==> flow/design.v (excerpt) <==
module top(input logic [15:0]  data_i,
           input logic         valid_i,
           input logic         clk,
           input logic         rst_n,
           output logic        ready_o,
           output logic valid_o,
           output logic [31:0] password_o);
    logic [15:0] dividend;
    logic [15:0] quotient;
    logic [15:0] remainder;
    logic        init;
    logic        stop;
    logic [31:0] turns;
    logic        ready1;
    logic        valid2, ready2;
    logic        valid3;
    logic [15:0] cnt;
    logic [15:0] total_num_turns;
    typedef enum logic[2:0] {
        IDLE,
        CHECK_TOTAL_CNT,
        ACTIVE,
        WAIT1,
        WAIT2,
        DONE
    }state_t;
    state_t state;
    always_ff @(posedge clk) begin
        if(!rst_n) begin
            state <= IDLE;
            valid_o <= 0;
            init <= 1;
            stop <= 1;
            cnt <= 0;
        end
        else begin
            unique case(state)
                IDLE: begin
                    if(valid_i && ready_o) begin
                        init <= 0;
                        state <= CHECK_TOTAL_CNT;
                    end
  ...
Size: roughly 2,000 cells after synthesis, roughly 200 flip-flops, roughly 53 I/O pins, about 0.018 mm² of cells after synthesis.
make LEC_CHECK=0 CAP_MARGIN=20 CORE_MARGIN=2 CORE_UTILIZATION=40 CTS_CLUSTER_DIAMETER=390 CTS_CLUSTER_SIZE=48 HOLD_SLACK_MARGIN=-0.06 SLEW_MARGIN=20 finish   # period 13.0 ns
run.sh (not shown) runs the stock make flow with config.mk's settings and CLKGATE_MAP_FILE=.
The baseline completed without violations.
Edit:
- CAP_MARGIN: 20 -> 40
- CTS_CLUSTER_DIAMETER: 390 -> default
- CTS_CLUSTER_SIZE: 48 -> default
- HOLD_SLACK_MARGIN: -0.06 -> 0.11
- PLACE_DENSITY: default -> 0.6
What happened: The new run completed with no timing, DRC or antenna violations; routed wire length climbs by 0.80%; final cell count is about the same; worst hold slack improves by 0.0050 ns; count of clock-buffer cells in the layout drops by 1; core utilization climbs by 0.22 points.
Edit:
- CORE_ASPECT_RATIO: default -> 0.72
- CORE_UTILIZATION: 40 -> 72
- HOLD_SLACK_MARGIN: 0.11 -> default
- PLACE_DENSITY: 0.6 -> default
- clock period: 13.0 -> 10.4 ns (I/O delays scaled with it)
Outcome: Now the flow ran to the end with violations: negative setup slack. Area after synthesis stays the same. Via count came out higher by 25%. Cell count barely changes. Cell area is higher by 12%. Maximum frequency came out higher by 0.67%. Synthesized cell count is unchanged. Setup slack got worse by 2.5 ns.
Edit:
- CAP_MARGIN: 40 -> 20
- CORE_ASPECT_RATIO: 0.72 -> default
- CORE_UTILIZATION: 72 -> 41
- PLACE_DENSITY: default -> 0.6
- clock period: 10.4 -> 12.6 ns (I/O delays scaled with it)
The new run ran to the end with no violations.
Flip-flop count stays the same.
Area after synthesis does not change.
Sequential share of layout area came out higher by 2.1 points.
Wire length went down by 29%.

Starting RTL as in the previous note.
==> flow/config.mk <==
export PLATFORM = sky130hd
export DESIGN_NAME = top
export DESIGN_NICKNAME = top
export VERILOG_FILES = /design/flow/design.v
export SDC_FILE = /design/flow/constraint.sdc
export NUM_CORES = 4
export LEC_CHECK = 0
export ABC_AREA = 1
export CAP_MARGIN = 40
export CORE_MARGIN = 2
export CORE_UTILIZATION = 72
export CTS_CLUSTER_DIAMETER = 365
export CTS_CLUSTER_SIZE = 10
export PLACE_DENSITY = 0.37
export SLEW_MARGIN = 20
==> flow/constraint.sdc <==
create_clock -name core_clock -period 6.56 [get_ports {clk}]
set_input_delay 1.3120 -clock core_clock [delete_from_list [all_inputs] [get_ports {clk}]]
set_output_delay 1.3120 -clock core_clock [all_outputs]
set_load 0.01 [all_outputs]
The first run aborted during 5_1_grt.
==> next run, changes <==
==> flow/config.mk (replaced) <==
export PLATFORM = sky130hd
export DESIGN_NAME = top
export DESIGN_NICKNAME = top
export VERILOG_FILES = /design/flow/design.v
export SDC_FILE = /design/flow/constraint.sdc
export NUM_CORES = 4
export LEC_CHECK = 0
export CAP_MARGIN = 0
export CORE_MARGIN = 2
export CORE_UTILIZATION = 72
export PLACE_DENSITY_LB_ADDON = 0.0
export SETUP_SLACK_MARGIN = 0.91
export SLEW_MARGIN = 20
==> flow/constraint.sdc (replaced) <==
create_clock -name core_clock -period 10.4 [get_ports {clk}]
set_input_delay 2.0800 -clock core_clock [delete_from_list [all_inputs] [get_ports {clk}]]
set_output_delay 2.0800 -clock core_clock [all_outputs]
set_load 0.01 [all_outputs]
Result: The changed run finished but failed the layout checks on negative setup slack; die area came out lower by about 4%; synthesized area came out lower by about 4%; synthesized cell count came out lower by about 20%.
==> next run, changes <==
--- a/flow/config.mk
+++ b/flow/config.mk
@@ -7,7 +7,7 @@
 export LEC_CHECK = 0
-export CAP_MARGIN = 0
+export ABC_AREA = 1
+export CAP_MARGIN = 20
 export CORE_MARGIN = 2
 export CORE_UTILIZATION = 72
-export PLACE_DENSITY_LB_ADDON = 0.0
-export SETUP_SLACK_MARGIN = 0.91
-export SLEW_MARGIN = 20
+export PLACE_DENSITY_LB_ADDON = 0.28
+export SLEW_MARGIN = 40
==> flow/constraint.sdc (replaced) <==
create_clock -name core_clock -period 9.25 [get_ports {clk}]
set_input_delay 1.8500 -clock core_clock [delete_from_list [all_inputs] [get_ports {clk}]]
set_output_delay 1.8500 -clock core_clock [all_outputs]
set_load 0.01 [all_outputs]
=> This time the run died in 5_1_grt on GRT-0232; die size goes up by a few percent; synthesized cell count climbs by a quarter to a third; synthesized area goes up by a few percent.
==> next run, changes <==
--- a/flow/config.mk
+++ b/flow/config.mk
@@ -7,7 +7,6 @@
 export LEC_CHECK = 0
-export ABC_AREA = 1
 export CAP_MARGIN = 20
 export CORE_MARGIN = 2
-export CORE_UTILIZATION = 72
-export PLACE_DENSITY_LB_ADDON = 0.28
-export SLEW_MARGIN = 40
+export CORE_UTILIZATION = 40
+export PLACE_DENSITY = 0.6
+export SLEW_MARGIN = 20
==> flow/constraint.sdc (replaced) <==
create_clock -name core_clock -period 12.6 [get_ports {clk}]
set_input_delay 2.5200 -clock core_clock [delete_from_list [all_inputs] [get_ports {clk}]]
set_output_delay 2.5200 -clock core_clock [all_outputs]
set_load 0.01 [all_outputs]
After rerunning:
- The changed run passed the timing, design-rule and antenna checks
- synthesized cell count shrinks by 19%
- area after synthesis shrinks by 4.0%
- die area grows by 71%
==> next run, changes <==
--- a/flow/config.mk
+++ b/flow/config.mk
@@ -9,4 +9,3 @@
 export CORE_MARGIN = 2
-export CORE_UTILIZATION = 40
-export PLACE_DENSITY = 0.6
+export CORE_UTILIZATION = 65
 export SLEW_MARGIN = 20
==> flow/constraint.sdc (replaced) <==
create_clock -name core_clock -period 10.1 [get_ports {clk}]
set_input_delay 2.0200 -clock core_clock [delete_from_list [all_inputs] [get_ports {clk}]]
set_output_delay 2.0200 -clock core_clock [all_outputs]
set_load 0.01 [all_outputs]
The changed run finished but failed the layout checks on negative setup slack.
Die size went down by well over a third.
Sequential share of layout area decreases by 1.9 points.
Cell area increases by a little under a tenth.
Global-route usage went up by 14 points.
==> next run, changes <==
--- a/flow/config.mk
+++ b/flow/config.mk
@@ -7,5 +7,6 @@
 export LEC_CHECK = 0
+export ABC_AREA = 1
 export CAP_MARGIN = 20
 export CORE_MARGIN = 2
-export CORE_UTILIZATION = 65
+export CORE_UTILIZATION = 72
 export SLEW_MARGIN = 20
==> flow/constraint.sdc (replaced) <==
create_clock -name core_clock -period 11.4 [get_ports {clk}]
set_input_delay 2.2800 -clock core_clock [delete_from_list [all_inputs] [get_ports {clk}]]
set_output_delay 2.2800 -clock core_clock [all_outputs]
set_load 0.01 [all_outputs]
This time the run completed with no timing, DRC or antenna violations. Register-to-register slack improved by 2000 ps. Routed wire length climbs by 7.1%. Global-route usage rose by 3.7 points. Maximum frequency increases by 6.2%.

## rev 12
top again, from the RTL that the note above started with.
Settings: LEC_CHECK=0, CAP_MARGIN=40, CORE_ASPECT_RATIO=2.0, CORE_MARGIN=2, CORE_UTILIZATION=62, CTS_CLUSTER_DIAMETER=278, CTS_CLUSTER_SIZE=92, MAX_ROUTING_LAYER=met5, PLACE_DENSITY_LB_ADDON=0.05, SLEW_MARGIN=40, TNS_END_PERCENT=5; clock period 8.22 ns.
Every stage of rev 12 finished as expected; the final checks, on the other hand, flagged negative setup slack, which means the layout fails.
Edits applied to the flow inputs when going from rev 12 to rev 13:
Settings: ABC_AREA now 1, previously not set; TNS_END_PERCENT no longer set, was 5; CORE_ASPECT_RATIO no longer set, was 2.0; CTS_CLUSTER_SIZE no longer set, was 92; SLEW_MARGIN now 20, was 40; CAP_MARGIN now 20, was 40; CORE_UTILIZATION now 72, was 62; CTS_CLUSTER_DIAMETER no longer set, was 278; MAX_ROUTING_LAYER no longer set, was met5; PLACE_DENSITY_LB_ADDON no longer set, was 0.05; the clock period (ns, I/O delays scaled along) now 11.3, was 8.22.
Results
Rev 13: done, clean on timing, DRC and antenna
The synthesized-area fraction occupied by adder cells of rev 13 falls short of that of rev 12 by 1.4 points.
Share of the final layout cell area in sequential cells | rev 13 above rev 12
Rev 13 vs. rev 12: met2 demand-to-capacity share in global routing went down by 6.2 points.
The final count of negative-setup-slack endpoints in rev 13 sits 45 below the value recorded for rev 12.
Starting density of the core: rev 13 higher than rev 12
Re worst endpoint data arrival time: rev 12 and rev 13 aren't equal, and the lower value belongs to rev 13.
Of the two candidates, rev 12 has the better first-pass GRT wire length and rev 13 the worse one.
Area added between synthesis and finish on rev 13 is down relative to rev 12.
Fraction of standard cell area in multi-input logic was higher in the run labelled rev 13.

Starting RTL as in the previous note.
clock: 8.22 ns
lec_check: 0
cap_margin: 20
core_margin: 2
core_utilization: 62
cts_cluster_diameter: 278
cts_cluster_size: 92
max_routing_layer: met5
place_density_lb_addon: 0.05
slew_margin: 40
tns_end_percent: 5
The starting point finished but failed the layout checks on setup timing.
Rerun with:
CORE_UTILIZATION = 67   (was 62)
CTS_CLUSTER_SIZE = 11   (was 92)
PLACE_DENSITY = 0.95   (was not set)
PLACE_DENSITY_LB_ADDON = not set   (was 0.05)
SLEW_MARGIN = 20   (was 40)
TNS_END_PERCENT = 100   (was 5)
- The new run never finished: it broke off in 5_1_grt with GRT-0116
- synthesized cell count stays the same
- die size decreases by a little under a tenth
- area after synthesis stays the same
Rerun with:
CORE_UTILIZATION = 72   (was 67)
CTS_CLUSTER_DIAMETER = not set   (was 278)
CTS_CLUSTER_SIZE = not set   (was 11)
MAX_ROUTING_LAYER = not set   (was met5)
PLACE_DENSITY = 0.68   (was 0.95)
TNS_END_PERCENT = not set   (was 100)
clock period = 10.4 ns   (was 8.22 ns; I/O delays follow)
With this change the flow produced a layout that fails on setup timing.
Area after synthesis stays the same.
Synthesized cell count is unchanged.
Die size falls by 6.8%.
Rerun with:
ABC_AREA = 1   (was not set)
PLACE_DENSITY = 0.6   (was 0.68)
clock period = 12.0 ns   (was 10.4 ns; I/O delays follow)
Outcome: With this change the flow completed with no timing, DRC or antenna violations; wire length falls by 31%; synthesized area is higher by 4.2%; via count goes down by 11%; clock skew rose by 0.0052 ns; hold slack degrades by 0.013 ns; final area drops by 9.6%; final cell count rose by 8.7%; flip-flop count does not change.
Rerun with:
ABC_AREA = not set   (was 1)
CORE_UTILIZATION = 40   (was 72)
clock period = 13.0 ns   (was 12.0 ns; I/O delays follow)
Final cell count decreases by 7.7%. Final area is lower by 1.8%. Synthesized area goes down by about 4%.

Setup of run 1:
Starting RTL as in the previous note.
Settings: LEC_CHECK=0, CAP_MARGIN=20, CORE_MARGIN=2, CORE_UTILIZATION=72, CTS_CLUSTER_SIZE=32, PLACE_DENSITY_LB_ADDON=0.0, SETUP_SLACK_MARGIN=1.3, SLEW_MARGIN=20; clock period 10.4 ns.
Run 1: all stages done; final checks FAILED (negative setup slack).
For run 2, these inputs were changed with respect to run 1:
# run 1
export LEC_CHECK = 0
export CAP_MARGIN = 20
export CORE_MARGIN = 2
export CORE_UTILIZATION = 72
export CTS_CLUSTER_SIZE = 32
export PLACE_DENSITY_LB_ADDON = 0.0
export SETUP_SLACK_MARGIN = 1.3
export SLEW_MARGIN = 20
create_clock -name core_clock -period 10.4 [get_ports {clk}]
# run 2
export LEC_CHECK = 0
export ABC_AREA = 1
export CAP_MARGIN = 20
export CORE_MARGIN = 2
export CORE_UTILIZATION = 72
export PLACE_DENSITY_LB_ADDON = 0.2
export SETUP_SLACK_MARGIN = 3.0
export SLEW_MARGIN = 20
export TNS_END_PERCENT = 5
create_clock -name core_clock -period 11.4 [get_ports {clk}]
### Flow results
Run 2 completed; timing, DRC and antenna clean
Delta (run 2 minus run 1): least setup slack across all paths after layout saw an increase, multi-input combinational gate total saw an increase, core utilization saw a decrease, setup clock skew after layout saw a decrease.
## Diff of input files: run 3 against run 2
# run 2
export LEC_CHECK = 0
export ABC_AREA = 1
export CAP_MARGIN = 20
export CORE_MARGIN = 2
export CORE_UTILIZATION = 72
export PLACE_DENSITY_LB_ADDON = 0.2
export SETUP_SLACK_MARGIN = 3.0
export SLEW_MARGIN = 20
export TNS_END_PERCENT = 5
create_clock -name core_clock -period 11.4 [get_ports {clk}]
# run 3
export LEC_CHECK = 0
export CAP_MARGIN = 20
export CORE_MARGIN = 2
export CORE_UTILIZATION = 72
export CTS_CLUSTER_DIAMETER = 142
export PLACE_DENSITY = 0.4
export SETUP_SLACK_MARGIN = 2.96
export SLEW_MARGIN = 20
create_clock -name core_clock -period 10.4 [get_ports {clk}]
[summary]
- In run 3 the implementation ran to completion but is not tape-out ready, as the final checks report negative setup slack.
- Row average cell area after synthesis: run 3 higher / run 2 lower
- Side by side, number of cells traversed by the worst register-to-register path turned out lower in run 3 than in run 2.
- In the reports for run 2 and run 3, the larger area enclosed by the die boundary belongs to run 2.
- When the final numbers for run 2 and run 3 were put side by side, the number of non-filler instances in the completed layout turned out to be greater in run 2.
- Run 3 ended up with a higher non-clock buffer count than run 2 did.
- NOTE: netlist area before placement in run 3 falls short of that of run 2
The inputs of run 4 differ from those of run 3 as listed below.
# run 3
export LEC_CHECK = 0
export CAP_MARGIN = 20
export CORE_MARGIN = 2
export CORE_UTILIZATION = 72
export CTS_CLUSTER_DIAMETER = 142
export PLACE_DENSITY = 0.4
export SETUP_SLACK_MARGIN = 2.96
export SLEW_MARGIN = 20
create_clock -name core_clock -period 10.4 [get_ports {clk}]
# run 4
export LEC_CHECK = 0
export CAP_MARGIN = 20
export CORE_MARGIN = 2
export CORE_UTILIZATION = 46
export GPL_ROUTABILITY_DRIVEN = 0
export SLEW_MARGIN = 20
create_clock -name core_clock -period 13.0 [get_ports {clk}]
--- outcome ---
- Comparing critical path depth for run 4 and run 3, the smaller number came from run 4.
- Placed cell count (lower): run 4
- On run 4: number of non-filler instances in the completed layout is 81 lower than what run 3 gave.
- Compared run 4 vs run 3, and length of routed wiring on met1 is down in run 4.
- On run 4: sequential share of layout area is 2.6 points higher than what run 3 gave.
- Run 4 against run 3: minimum period implied by the final worst setup slack shows a reduction of 170 ps; global-route wire length before repair shows a reduction of about 18%; share of the clock period used by the worst path shows a reduction of 25 points; combined global-route utilization of all metal layers shows a reduction of 21 points.
- Run 4 reached the end of the flow, and the finished layout is clean on the timing, design-rule and antenna checks.
--- input diff run 4..run 5 ---
# run 4
export LEC_CHECK = 0
export CAP_MARGIN = 20
export CORE_MARGIN = 2
export CORE_UTILIZATION = 46
export GPL_ROUTABILITY_DRIVEN = 0
export SLEW_MARGIN = 20
create_clock -name core_clock -period 13.0 [get_ports {clk}]
# run 5
export LEC_CHECK = 0
export CAP_MARGIN = 20
export CORE_MARGIN = 2
export CORE_UTILIZATION = 67
export CTS_CLUSTER_DIAMETER = 390
export CTS_CLUSTER_SIZE = 91
export HOLD_SLACK_MARGIN = -0.06
export SLEW_MARGIN = 20
export TNS_END_PERCENT = 15
create_clock -name core_clock -period 13.0 [get_ports {clk}]
When the final numbers for run 5 and run 4 were put side by side, the final cell count turned out to be smaller in run 5.
Re global routing usage on met1: run 5 and run 4 aren't equal, and the higher value belongs to run 5.
Sort run 5 and run 4 by wire length asc -> top: run 5
Side by side, synthesis-to-finish area growth turned out lower in run 5 than in run 4.
Looking only at worst setup slack, and setting everything else aside, the lower value of run 5 and run 4 goes to run 5.
The higher fmax of run 5 and run 4 is in run 4.
### run 5 -> run 6
# run 5
export LEC_CHECK = 0
export CAP_MARGIN = 20
export CORE_MARGIN = 2
export CORE_UTILIZATION = 67
export CTS_CLUSTER_DIAMETER = 390
export CTS_CLUSTER_SIZE = 91
export HOLD_SLACK_MARGIN = -0.06
export SLEW_MARGIN = 20
export TNS_END_PERCENT = 15
create_clock -name core_clock -period 13.0 [get_ports {clk}]
# run 6
export LEC_CHECK = 0
export CAP_MARGIN = 20
export CORE_ASPECT_RATIO = 0.5
export CORE_MARGIN = 2
export CORE_UTILIZATION = 40
export CTS_CLUSTER_DIAMETER = 390
export CTS_CLUSTER_SIZE = 91
export HOLD_SLACK_MARGIN = -0.06
export SLEW_MARGIN = 20
export TNS_END_PERCENT = 15
create_clock -name core_clock -period 13.0 [get_ports {clk}]
==> comparison <==
- Sort run 5 and run 6 by number of non-filler instances in the completed layout, ascending, and run 5 comes first.
- Run 5 leaves less setup margin than run 6.
- Delta(final hold slack, run 6 - run 5) < 0
- Going from run 5 to run 6, the maximum number of pins on one net before global-route repair was found to have gone down by about 27%.
- Between run 6 and run 5, it is run 6 whose total via count in the routed design is lower, by 403.
- On wire length, run 6 tracks run 5 almost exactly.
- Sort run 5 and run 6 by sequential share of layout area desc -> top: run 5
